==> inputs of run a <==
==> flow/design.v <==
module iterator(
	clk,
	reset,
	en_ctrl, 
	i, 
	j, 
	k,
	l,
	m, 
	n,
	en_sum,
	en_save,
	fin_r,
	in_row,
	in_col
);
	parameter [8-1:0] CONV_DIM_IMG    = 32;  
	parameter [8-1:0] CONV_DIM_OUT    = 32;  
	parameter [8-1:0] CONV_DIM_KERNEL = 5;   
	parameter [8-1:0] CONV_OUT_CH     = 32;  
	parameter [8-1:0] CONV_DIM_CH     = 3;
	parameter [8-1:0] STRIDE          = 1;
	parameter [8-1:0] PADDING         = 2;
	input clk;
	input en_ctrl;
	input reset;
	output en_sum;
	output en_save;
	output reg fin_r;
	output reg [8-1:0] i;
	output reg [8-1:0] j; 
	output reg [8-1:0] k; 
	output reg [8-1:0] m; 
	output reg [8-1:0] n; 
	output reg [8-1:0] l; 
	output signed [8-1:0]  in_row, in_col;
	reg fin, finish;
	wire cond;
	assign in_row = (STRIDE * j) + m - PADDING;
	assign in_col = (STRIDE * k) + n - PADDING;
	assign cond   = en_ctrl & ~fin_r;
	assign en_sum = (en_ctrl && (l < CONV_DIM_CH) && (in_row >= 8'd0 && in_col >= 8'd0 && in_row < CONV_DIM_IMG && in_col < CONV_DIM_IMG)) ? 1'b1 : 1'b0;
	assign en_save = (m > 8'd0 || n > 8'd0) ? 1'b0 : (j < 8'd2) ? 1'd1 : (l == 8'd0) ? 1'd1 : 1'b0; 
	always @(posedge clk) begin
		if(reset) begin
			fin <= 0;
			fin_r <= 0;
		end else begin
			fin <= finish;
			fin_r <= fin;
		end
	end
	always @(posedge clk) begin
		if(reset) begin
			i <= 0;
			j <= 0;
			k <= 0;
			l <= 0;
			m <= 0;
			n <= 0;
			finish <= 0;
		end else if(cond) begin
		    if(en_sum) begin
				l <= l + 8'd1;
			end else begin
				l <= 0;
				n <= n + 8'd1;
				if(n == (CONV_DIM_KERNEL-1)) begin
			    	n <= 8'b0;
			    	m <= m + 8'b1;
			    	if(m == (CONV_DIM_KERNEL-1)) begin
			    		m <= 0;
			       		k <= k + 8'b1;
			       		if(k == (CONV_DIM_OUT-1)) begin
			           		k <= 0;
			           		j <= j + 8'b1;
			           		if(j == (CONV_DIM_OUT-1)) begin
				           		j <= 0;
				           		i <= i + 8'b1;
				           		if(i == (CONV_OUT_CH-1)) begin
				            		i <= 0;
					          		finish <= 1;
				           		end
				   	    	end
			           	end
		           	end
			    end
			end
		end
	end
endmodule
module addr_generator(
    clk,
    reset,
    enable,
    en_save,
    i,
    j,
    k,
    l,
    m,
    n,
    s_addr,
    w_addr,
    b_addr,
    save_addr
);
    parameter [8-1:0] CONV_DIM_IMG    = 32;
	parameter [8-1:0] CONV_DIM_KERNEL = 5;
	parameter [8-1:0] CONV_DIM_CH     = 3;
    parameter [8-1:0] CONV_OUT_CH     = 32;
    parameter [8-1:0] CONV_DIM_OUT    = 32;
    parameter [8-1:0] STRIDE          = 1;
    parameter [8-1:0] PADDING         = 2;
    parameter [8-1:0] KSIZE           = 4;
    input clk;
    input reset;
    input enable;
    input en_save;
    input [8-1:0] i;
    input [8-1:0] j;
    input [8-1:0] k;
    input [8-1:0] m;
    input [8-1:0] n;
    input [8-1:0] l;
    output reg [16-1:0] s_addr;
    output reg [16-1:0] w_addr;
    output reg [16-1:0] save_addr;
    output reg [16-1:0] b_addr;
    always @(posedge clk) begin
        if(reset) begin
            s_addr <= 0;
            w_addr <= 0;
            b_addr <= 0;
        end else if(enable) begin
            s_addr <= (((((STRIDE * j) + m - PADDING) * CONV_DIM_IMG) + ((STRIDE * k) + n - PADDING)) * CONV_DIM_CH) + l;
            w_addr <= (i * CONV_DIM_CH * CONV_DIM_KERNEL * CONV_DIM_KERNEL) + (((m * CONV_DIM_KERNEL) + (n)) * CONV_DIM_CH) + l;
            b_addr <= i;
        end
    end
    reg [7:0] i_r, j_r, k_r;
    reg [7:0] i_r1, j_r1, k_r1;
    always @(posedge clk) begin
        if (reset) begin
            i_r <= 0;
            j_r <= 0;
            k_r <= 0;
            i_r1 <= 0;
            j_r1 <= 0;
            k_r1 <= 0;
        end else begin
            i_r  <= i;
            i_r1 <= i_r;
            j_r <= j;
            j_r1 <= j_r;
            k_r <= k;
            k_r1 <= k_r;
        end
    end
    always @(posedge clk) begin
        if (reset) begin
            save_addr <= 0;
        end else if(en_save) begin
            if (j == 0 && k == 0) begin
                save_addr <= i_r1 + (((j_r1 * CONV_DIM_OUT) + (k_r1)) * CONV_OUT_CH);
            end else begin
                save_addr <= i + (((j * CONV_DIM_OUT) + (k[KSIZE:0]-1'b1)) * CONV_OUT_CH);
            end
        end
    end
endmodule  
module conv_ctrl(
    clk,
    reset,
    en_ctrl,
    s_addr,
    w_addr,
    b_addr,
    save_addr,
    en_sum,
    en_save,
    en_write,
    s_convout,
    en_sat,
    en_mac,
    en_mult_r,
    finish
);
    parameter [8-1:0] CONV_DIM_IMG    = 32;
    parameter [8-1:0] CONV_DIM_OUT    = 32;    
    parameter [8-1:0] CONV_DIM_KERNEL = 5;     
    parameter [8-1:0] CONV_DIM_CH     = 3;    
    parameter [8-1:0] CONV_OUT_CH     = 32;   
    parameter [8-1:0] STRIDE          = 1;    
    parameter [8-1:0] PADDING         = 2;    
    parameter [8-1:0] KSIZE           = 4;
    localparam [2:0] START     = 0;
    localparam [2:0] ITERATING = 1;
    localparam [2:0] SAVE      = 2;
    localparam [2:0] END       = 3;
    input clk;
    input reset;
    input en_ctrl;
    output [16-1:0] s_addr;
    output [16-1:0] w_addr;
    output [16-1:0] save_addr;
    output [16-1:0] b_addr;
    output finish;
    output en_sum, en_save;
    output en_mult_r;
    output reg en_write, en_mac, en_sat, s_convout;
    wire [8-1:0] i, j, k, l, m, n;
    wire signed [8-1:0] in_row, in_col;
    reg en_read;
    assign en_mult_r = (k >= 8'd2 || j == 8'd2) ? 1'b1 
                     : (k == 8'd1 || j == 8'd1) ? 1'b0 
                     : (m > 8'd0  || n > 8'd0) ? 1'b0 : 1'b1; 
    always @(posedge clk) begin
        if (reset) begin
            en_read   <= 1'b0;
            en_write  <= 1'b0;
            s_convout <= 1'b0;
            en_mac    <= 1'b0; 
            en_sat    <= 1'b0;
        end else if (en_ctrl) begin
            en_read   <= en_sum;
            en_mac    <= en_read;
            s_convout <= en_save;
            en_sat    <= en_save;
            en_write  <= en_sat;
        end
    end
    iterator #(
        .CONV_DIM_IMG(CONV_DIM_IMG),
        .CONV_DIM_OUT(CONV_DIM_OUT),
        .CONV_DIM_KERNEL(CONV_DIM_KERNEL),
        .CONV_OUT_CH(CONV_OUT_CH),
        .CONV_DIM_CH(CONV_DIM_CH),
        .STRIDE(STRIDE),
        .PADDING(PADDING)
    ) iter (
        .clk(clk),
        .reset(reset),
        .en_ctrl(en_ctrl),
        .i(i),
        .j(j),
        .k(k),
        .l(l),
        .m(m),
        .n(n),
        .en_sum(en_sum),
        .en_save(en_save),    
        .fin_r(finish),
        .in_row(in_row),
        .in_col(in_col)
    );
    addr_generator #(
        .CONV_DIM_IMG(CONV_DIM_IMG),
        .CONV_DIM_KERNEL(CONV_DIM_KERNEL),
        .CONV_DIM_CH(CONV_DIM_CH),
        .CONV_DIM_OUT(CONV_DIM_OUT),
        .CONV_OUT_CH(CONV_OUT_CH),
        .STRIDE(STRIDE),
        .PADDING(PADDING),
        .KSIZE(KSIZE)
    ) address_generator (
        .clk(clk),
        .reset(reset),
        .enable(en_sum),
        .en_save(s_convout),
        .i(i),
        .j(j),
        .k(k),
        .l(l),
        .m(m),
        .n(n),
        .s_addr(s_addr),
        .w_addr(w_addr),
        .b_addr(b_addr),
        .save_addr(save_addr)
    );
endmodule
module sig_altmult_accum
(
	input [7:0] dataa,
	input [7:0] datab,
	input clk, aclr, clken, sload,
	output signed [17:0] adder_out
);
	reg	signed [17:0] old_result;
	reg signed [17:0] accum_out;
	wire signed [17:0] multa;
	reg sload_reg;
	assign multa = $signed(dataa) * $signed(datab);
	always @ (accum_out, sload_reg)
	begin
		if (sload_reg)
			old_result <= 0;
		else
			old_result <= accum_out;
	end
	assign adder_out = accum_out;
	always @ (posedge clk)
	begin
		if (aclr)
		begin
			sload_reg <= 0;
			accum_out <= 0;
		end
		else if (clken)
		begin
			sload_reg <= sload;
			accum_out <= old_result + multa;
		end
	end
endmodule
module convolve(
    clk,
    reset,
    clken,
    s_convout,
    en_sat,
    en_mult_r,
    bias,
    signal,
    weight,
    convout
);
    parameter BIAS_SHIFT = 6;
    parameter OUT_SHIFT  = 9;
    input  clk, reset, clken, s_convout, en_sat, en_mult_r;
    input  [7:0] signal, weight;
    input  [7:0] bias;
    output wire signed [7:0] convout;
    wire signed [17:0] adder_out;
    reg signed  [17:0] conv_temp;
    sig_altmult_accum mac(
        .clk(clk),
        .aclr(reset | s_convout),
        .clken(clken),
        .sload(s_convout),
        .dataa(signal),
        .datab(weight),
        .adder_out(adder_out)
    );
    reg signed [17:0] multa_r;
    always @(posedge clk) begin
        if(reset) begin
            multa_r <= 18'b0;
        end else if(en_mult_r) begin
            if (clken && s_convout) begin
                multa_r <= $signed(signal) * $signed(weight);
            end
        end else begin
            multa_r <= 18'b0;
        end
    end
    always @(posedge clk) begin
        if(reset) begin
            conv_temp <= 18'b0;
        end else if(en_sat) begin
            conv_temp <= (adder_out + multa_r + ($signed(bias) <<< BIAS_SHIFT)) >>> OUT_SHIFT;
        end
    end
    assign convout = (conv_temp >  18'sd127) ?  8'd127  :
                     (conv_temp < -18'sd128) ? -8'd128  : conv_temp[7:0];
endmodule
module conv_engine(
    input         clk,
    input         reset,
    input         en_ctrl,
    output [15:0] s_addr,
    output [15:0] w_addr,
    output [15:0] b_addr,
    input  [7:0]  signal,
    input  [7:0]  weight,
    input  [7:0]  bias,
    output [15:0] save_addr,
    output [7:0]  convout,
    output        en_write,
    output        finish
);
    wire s_convout, en_save, en_sum;
    wire en_mac, en_sat, en_mult_r;
    conv_ctrl groundctrl (
        .clk(clk),
        .reset(reset),
        .en_ctrl(en_ctrl),
        .s_addr(s_addr),
        .w_addr(w_addr),
        .b_addr(b_addr),
        .save_addr(save_addr),
        .en_sum(en_sum),
        .en_save(en_save),
        .en_write(en_write),
        .s_convout(s_convout),
        .en_sat(en_sat),
        .en_mac(en_mac),
        .en_mult_r(en_mult_r),
        .finish(finish)
    );
    convolve conv (
        .clk(clk),
        .reset(reset),
        .clken(en_mac),
        .s_convout(en_write),
        .en_sat(en_sat),
        .en_mult_r(en_mult_r),
        .bias(bias),
        .signal(signal),
        .weight(weight),
        .convout(convout)
    );
endmodule
==> flow/run.sh <==
#!/bin/bash
# the make line also repeats each setting of config.mk as NAME=value (left out here)
make -C /OpenROAD-flow-scripts/flow DESIGN_CONFIG=/design/flow/config.mk WORK_HOME=/design/flow/orfs CLKGATE_MAP_FILE= finish
==> flow/config.mk <==
export PLATFORM = sky130hd
export DESIGN_NAME = conv_engine
export DESIGN_NICKNAME = conv_engine
export VERILOG_FILES = /design/flow/design.v
export SDC_FILE = /design/flow/constraint.sdc
export NUM_CORES = 4
export LEC_CHECK = 0
export ABC_AREA = 0
export CAP_MARGIN = 20
export CORE_MARGIN = 2
export CORE_UTILIZATION = 72
export CTS_CLUSTER_SIZE = 13
export GPL_TIMING_DRIVEN = 1
export HOLD_SLACK_MARGIN = -0.05
export SETUP_SLACK_MARGIN = 0.36
export SLEW_MARGIN = 10
export TNS_END_PERCENT = 70
==> flow/constraint.sdc <==
create_clock -name core_clock -period 2.05 [get_ports {clk}]
set_input_delay 0.4100 -clock core_clock [delete_from_list [all_inputs] [get_ports {clk}]]
set_output_delay 0.4100 -clock core_clock [all_outputs]
set_load 0.01 [all_outputs]
==> inputs of run b, as changes to run a <==
==> flow/config.mk (replaced) <==
export PLATFORM = sky130hd
export DESIGN_NAME = conv_engine
export DESIGN_NICKNAME = conv_engine
export VERILOG_FILES = /design/flow/design.v
export SDC_FILE = /design/flow/constraint.sdc
export NUM_CORES = 4
export LEC_CHECK = 0
export ABC_AREA = 0
export CAP_MARGIN = 20
export CORE_MARGIN = 7
export CORE_UTILIZATION = 59
export CTS_CLUSTER_DIAMETER = 234
export CTS_CLUSTER_SIZE = 98
export GPL_TIMING_DRIVEN = 1
export HOLD_SLACK_MARGIN = -0.05
export PLACE_DENSITY_LB_ADDON = 0.11
export SETUP_SLACK_MARGIN = 1.05
export SLEW_MARGIN = 10
export TNS_END_PERCENT = 5
==> flow/constraint.sdc (replaced) <==
create_clock -name core_clock -period 5.33 [get_ports {clk}]
set_input_delay 1.0660 -clock core_clock [delete_from_list [all_inputs] [get_ports {clk}]]
set_output_delay 1.0660 -clock core_clock [all_outputs]
set_load 0.01 [all_outputs]
==> results <==
Run b reached the layout checks and failed them: negative setup slack. Run a failed in 4_1_cts with DPL-0038. Die size: run a is lower than run b (about 26%). In area after synthesis, run b and run a do not differ. In synthesized cell count, run a and run b do not differ.
